## conv_kernel
module conv_kernel(
	clk,
	rst_n,
	clear,
	i_pixel,
	i_weight,
	o_pixel
);
parameter	WIDTH	=	32;
input					clk;
input					rst_n;
input					clear;
input	[WIDTH-1:0]		i_pixel;
input	[WIDTH-1:0]		i_weight;
output	[WIDTH-1:0]		o_pixel;
reg		[WIDTH-1:0]		o_pixel;
reg		[WIDTH-1:0]		mult_a;
reg		[WIDTH-1:0]		mult_b;
wire	[WIDTH-1:0]		product;
reg		[WIDTH-1:0]		add_a;
reg		[WIDTH-1:0]		add_b;
wire	[WIDTH-1:0]		sum;
always @(posedge clk, negedge rst_n)	begin
	if(!rst_n) begin
		mult_a		<=	32'b0;
		mult_b		<=	32'b0;
	end
	else begin
		mult_a		<=	i_pixel;
		mult_b		<=	i_weight;
	end
end
always @(posedge clk, negedge rst_n)	begin
	if(!rst_n) begin
		add_a		<=	32'b0;
		add_b		<=	32'b0;
	end
	else if (clear) begin
		add_a		<=	32'b0;
		add_b		<=	32'b0;
	end			
	else begin
		add_a		<=	product;
		add_b		<=	sum;
	end
end
always @(posedge clk, negedge rst_n)	begin
	if(!rst_n) begin
		o_pixel		<=	32'b0;
	end
	else if (clear) begin
		o_pixel		<=	32'b0;
	end
	else begin
		o_pixel		<=	sum;
	end
end
floating_adder U_floating_adder (
  .s_axis_a_tvalid(),             
  .s_axis_a_tdata(add_a),               
  .s_axis_a_tlast(),               
  .s_axis_b_tvalid(),             
  .s_axis_b_tdata(add_b),               
  .m_axis_result_tvalid(),   
  .m_axis_result_tdata(sum),     
  .m_axis_result_tlast()     
);
floating_mult U_floating_mult (
  .s_axis_a_tvalid(),             
  .s_axis_a_tdata(mult_a),               
  .s_axis_b_tvalid(),             
  .s_axis_b_tdata(mult_b),               
  .m_axis_result_tvalid(),   
  .m_axis_result_tdata(product)     
);
endmodule
Settings: LEC_CHECK=0, CAP_MARGIN=20, CORE_MARGIN=2, CORE_UTILIZATION=40, CTS_CLUSTER_DIAMETER=317, CTS_CLUSTER_SIZE=41, PLACE_DENSITY=0.83, SLEW_MARGIN=20; clock period 12.0 ns.
run.sh (not shown) runs the stock make flow with config.mk's settings and CLKGATE_MAP_FILE=.
==> next run, changes <==
--- a/flow/config.mk
+++ b/flow/config.mk
@@ -7,8 +7,12 @@
 export LEC_CHECK = 0
+export ABC_AREA = 1
 export CAP_MARGIN = 20
+export CELL_PAD_IN_SITES_GLOBAL_PLACEMENT = 0
 export CORE_MARGIN = 2
-export CORE_UTILIZATION = 40
+export CORE_UTILIZATION = 55
 export CTS_CLUSTER_DIAMETER = 317
-export CTS_CLUSTER_SIZE = 41
+export CTS_CLUSTER_SIZE = 100
+export HOLD_SLACK_MARGIN = 0.25
 export PLACE_DENSITY = 0.83
 export SLEW_MARGIN = 20
+export TNS_END_PERCENT = 35
After rerunning: The new run passed the timing, design-rule and antenna checks; register-to-register slack is better by 0.29 ns; via count went up by 0.82%; non-clock buffer count went down by 222.
==> next run, changes <==
==> flow/config.mk (replaced) <==
export PLATFORM = sky130hd
export DESIGN_NAME = conv_kernel
export DESIGN_NICKNAME = conv_kernel
export VERILOG_FILES = /design/flow/design.v
export SDC_FILE = /design/flow/constraint.sdc
export NUM_CORES = 4
export LEC_CHECK = 0
export CAP_MARGIN = 20
export CORE_MARGIN = 2
export CORE_UTILIZATION = 57
export PLACE_DENSITY = 0.6
export SETUP_SLACK_MARGIN = 2.49
export SLEW_MARGIN = 20
==> flow/constraint.sdc (replaced) <==
create_clock -name core_clock -period 9.7 [get_ports {clk}]
set_input_delay 1.9400 -clock core_clock [delete_from_list [all_inputs] [get_ports {clk}]]
set_output_delay 1.9400 -clock core_clock [all_outputs]
set_load 0.01 [all_outputs]
The changed run ran to the end with violations: negative setup slack.
Hold slack improved by 0.059 ns.
Via count rose by 13%.
Routed wire length came out higher by 32%.
Count of clock-buffer cells in the layout went down by 1.
==> next run, changes <==
--- a/flow/config.mk
+++ b/flow/config.mk
@@ -9,5 +9,4 @@
 export CORE_MARGIN = 2
-export CORE_UTILIZATION = 57
-export PLACE_DENSITY = 0.6
-export SETUP_SLACK_MARGIN = 2.49
+export CORE_UTILIZATION = 72
+export PLACE_DENSITY = 0.66
 export SLEW_MARGIN = 20
Effect:
- The new run stopped in 5_1_grt (GRT-0116)
- synthesized cell count does not change
- die area falls by 21%
- area after synthesis stays the same
==> next run, changes <==
--- a/flow/config.mk
+++ b/flow/config.mk
@@ -9,4 +9,6 @@
 export CORE_MARGIN = 2
-export CORE_UTILIZATION = 72
-export PLACE_DENSITY = 0.66
+export CORE_UTILIZATION = 69
+export CTS_CLUSTER_DIAMETER = 250
+export CTS_CLUSTER_SIZE = 48
+export MAX_ROUTING_LAYER = met4
 export SLEW_MARGIN = 20
==> flow/constraint.sdc (replaced) <==
create_clock -name core_clock -period 10.8 [get_ports {clk}]
set_input_delay 2.1600 -clock core_clock [delete_from_list [all_inputs] [get_ports {clk}]]
set_output_delay 2.1600 -clock core_clock [all_outputs]
set_load 0.01 [all_outputs]
The changed run completed and failed the layout checks on negative setup slack.
Synthesized cell count stays the same.
Die size rose by a few percent.
Area after synthesis stays the same.
==> next run, changes <==
--- a/flow/config.mk
+++ b/flow/config.mk
@@ -7,5 +7,5 @@
 export LEC_CHECK = 0
-export CAP_MARGIN = 20
+export CAP_MARGIN = 5
 export CORE_MARGIN = 2
-export CORE_UTILIZATION = 69
+export CORE_UTILIZATION = 72
 export CTS_CLUSTER_DIAMETER = 250
@@ -13,2 +13,3 @@
 export MAX_ROUTING_LAYER = met4
+export SETUP_SLACK_MARGIN = 3.12
 export SLEW_MARGIN = 20
After rerunning: Now the flow failed in 5_1_grt with GRT-0232; synthesized area stays the same; synthesized cell count stays the same; die area went down by 4.1%.

## v25
conv_kernel again, from the RTL that the note above started with.
// conv_kernel
module conv_kernel(
	clk,
	rst_n,
	clear,
	i_pixel,
	i_weight,
	o_pixel
);
parameter	WIDTH	=	32;
input					clk;
input					rst_n;
input					clear;
input	[WIDTH-1:0]		i_pixel;
input	[WIDTH-1:0]		i_weight;
output	[WIDTH-1:0]		o_pixel;
reg		[WIDTH-1:0]		o_pixel;
reg		[WIDTH-1:0]		mult_a;
reg		[WIDTH-1:0]		mult_b;
wire	[WIDTH-1:0]		product;
reg		[WIDTH-1:0]		add_a;
reg		[WIDTH-1:0]		add_b;
wire	[WIDTH-1:0]		sum;
always @(posedge clk, negedge rst_n)	begin
	if(!rst_n) begin
		mult_a		<=	32'b0;
		mult_b		<=	32'b0;
	end
	else begin
		mult_a		<=	i_pixel;
		mult_b		<=	i_weight;
	end
end
always @(posedge clk, negedge rst_n)	begin
	if(!rst_n) begin
		add_a		<=	32'b0;
		add_b		<=	32'b0;
	end
	else if (clear) begin
		add_a		<=	32'b0;
		add_b		<=	32'b0;
	end			
	else begin
		add_a		<=	product;
		add_b		<=	sum;
	end
end
always @(posedge clk, negedge rst_n)	begin
	if(!rst_n) begin
		o_pixel		<=	32'b0;
	end
	else if (clear) begin
		o_pixel		<=	32'b0;
	end
	else begin
		o_pixel		<=	sum;
	end
end
floating_adder U_floating_adder (
  .s_axis_a_tvalid(),             
  .s_axis_a_tdata(add_a),               
  .s_axis_a_tlast(),               
  .s_axis_b_tvalid(),             
  .s_axis_b_tdata(add_b),               
  .m_axis_result_tvalid(),   
  .m_axis_result_tdata(sum),     
  .m_axis_result_tlast()     
);
floating_mult U_floating_mult (
  .s_axis_a_tvalid(),             
  .s_axis_a_tdata(mult_a),               
  .s_axis_b_tvalid(),             
  .s_axis_b_tdata(mult_b),               
  .m_axis_result_tvalid(),   
  .m_axis_result_tdata(product)     
);
endmodule
clock: 9.21 ns
lec_check: 0
abc_area: 1
cap_margin: 20
cell_pad_in_sites_detail_placement: 0
core_margin: 5
core_utilization: 55
cts_cluster_diameter: 382
cts_cluster_size: 99
gpl_routability_driven: 0
gpl_timing_driven: 1
setup_slack_margin: -0.73
slew_margin: 40
tns_end_percent: 40
Complete run, failing final checks: v25, reason negative setup slack.
## Diff of input files: v21 against v25
# v25
export LEC_CHECK = 0
export ABC_AREA = 1
export CAP_MARGIN = 20
export CELL_PAD_IN_SITES_DETAIL_PLACEMENT = 0
export CORE_MARGIN = 5
export CORE_UTILIZATION = 55
export CTS_CLUSTER_DIAMETER = 382
export CTS_CLUSTER_SIZE = 99
export GPL_ROUTABILITY_DRIVEN = 0
export GPL_TIMING_DRIVEN = 1
export SETUP_SLACK_MARGIN = -0.73
export SLEW_MARGIN = 40
export TNS_END_PERCENT = 40
create_clock -name core_clock -period 9.21 [get_ports {clk}]
# v21
export LEC_CHECK = 0
export CAP_MARGIN = 30
export CELL_PAD_IN_SITES_DETAIL_PLACEMENT = 0
export CELL_PAD_IN_SITES_GLOBAL_PLACEMENT = 0
export CORE_ASPECT_RATIO = 1.37
export CORE_MARGIN = 5
export CORE_UTILIZATION = 27
export CTS_CLUSTER_DIAMETER = 198
export CTS_CLUSTER_SIZE = 90
export GPL_ROUTABILITY_DRIVEN = 0
export GPL_TIMING_DRIVEN = 1
export MAX_ROUTING_LAYER = met4
export PLACE_DENSITY_LB_ADDON = 0.22
export SLEW_MARGIN = 35
export TNS_END_PERCENT = 40
create_clock -name core_clock -period 9.21 [get_ports {clk}]
--- outcome ---
Run comparison: v25 standard cell with the maximum stage delay on the critical path sky130_fd_sc_hd__dfrtp_1; v21 standard cell with the maximum stage delay on the critical path sky130_fd_sc_hd__or4_4
v21 falls short of v25 in die size.
Comparing v25 and v21, the higher number of non-clock inverters was measured on v25.
Number of cells on the worst reg-to-reg path ended up 12 lower on v21 than on v25.
Diff v25 -> v21: wire length rose 15%; number of rows in the core area went up; clock tree buffer depth has remained practically unchanged.
Against v25, number of gates resized after CTS in v21 rose by more than 100%.
Of v25 and v21, none finishes clean.
v21: all stages done; final checks FAILED (negative setup slack).
For the worst hold path stage count, v21 came in 1 higher than v25 did.
For area of the mapped netlist, v21 and v25 come out practically identical.
The inputs of v52 differ from those of v21 as listed below.
# v21
export LEC_CHECK = 0
export CAP_MARGIN = 30
export CELL_PAD_IN_SITES_DETAIL_PLACEMENT = 0
export CELL_PAD_IN_SITES_GLOBAL_PLACEMENT = 0
export CORE_ASPECT_RATIO = 1.37
export CORE_MARGIN = 5
export CORE_UTILIZATION = 27
export CTS_CLUSTER_DIAMETER = 198
export CTS_CLUSTER_SIZE = 90
export GPL_ROUTABILITY_DRIVEN = 0
export GPL_TIMING_DRIVEN = 1
export MAX_ROUTING_LAYER = met4
export PLACE_DENSITY_LB_ADDON = 0.22
export SLEW_MARGIN = 35
export TNS_END_PERCENT = 40
create_clock -name core_clock -period 9.21 [get_ports {clk}]
# v52
export LEC_CHECK = 0
export CAP_MARGIN = 10
export CELL_PAD_IN_SITES_DETAIL_PLACEMENT = 0
export CELL_PAD_IN_SITES_GLOBAL_PLACEMENT = 0
export CORE_ASPECT_RATIO = 1.37
export CORE_MARGIN = 5
export CORE_UTILIZATION = 27
export CTS_CLUSTER_DIAMETER = 198
export CTS_CLUSTER_SIZE = 90
export GPL_ROUTABILITY_DRIVEN = 0
export GPL_TIMING_DRIVEN = 0
export MAX_ROUTING_LAYER = met5
export PLACE_DENSITY_LB_ADDON = 0.22
export SLEW_MARGIN = 35
export TNS_END_PERCENT = 40
create_clock -name core_clock -period 9.21 [get_ports {clk}]
==> results <==
Although v52 finished all stages, its layout failed final checks on negative setup slack. Note that the post-detailed-placement cell area recorded for v21 amounts to 1.19 times the value seen in v52. When the final numbers for v21 and v52 were put side by side, the buffer count excluding the clock tree in the final layout turned out to be greater in v21. Density: v52 sparser than v21. v52 vs v21 on fmax: v52 is the lower one. Comparing v21 and v52, the higher final cell count without fillers was measured on v21. Looking at final worst setup slack, v52 sits 1.05 ns below v21. Looking at v21 and v52, the worst endpoint required time is a wash. Compared with v21, the detailed router inserted fewer vias in v52. ~same total global routing track utilization in v21 and v52. Across both runs, final cycle utilization of the critical path was higher for v52 than for v21. Going from v21 to v52, the fraction of standard cell area in multi-input logic was found to have gone up by 8.7 points.
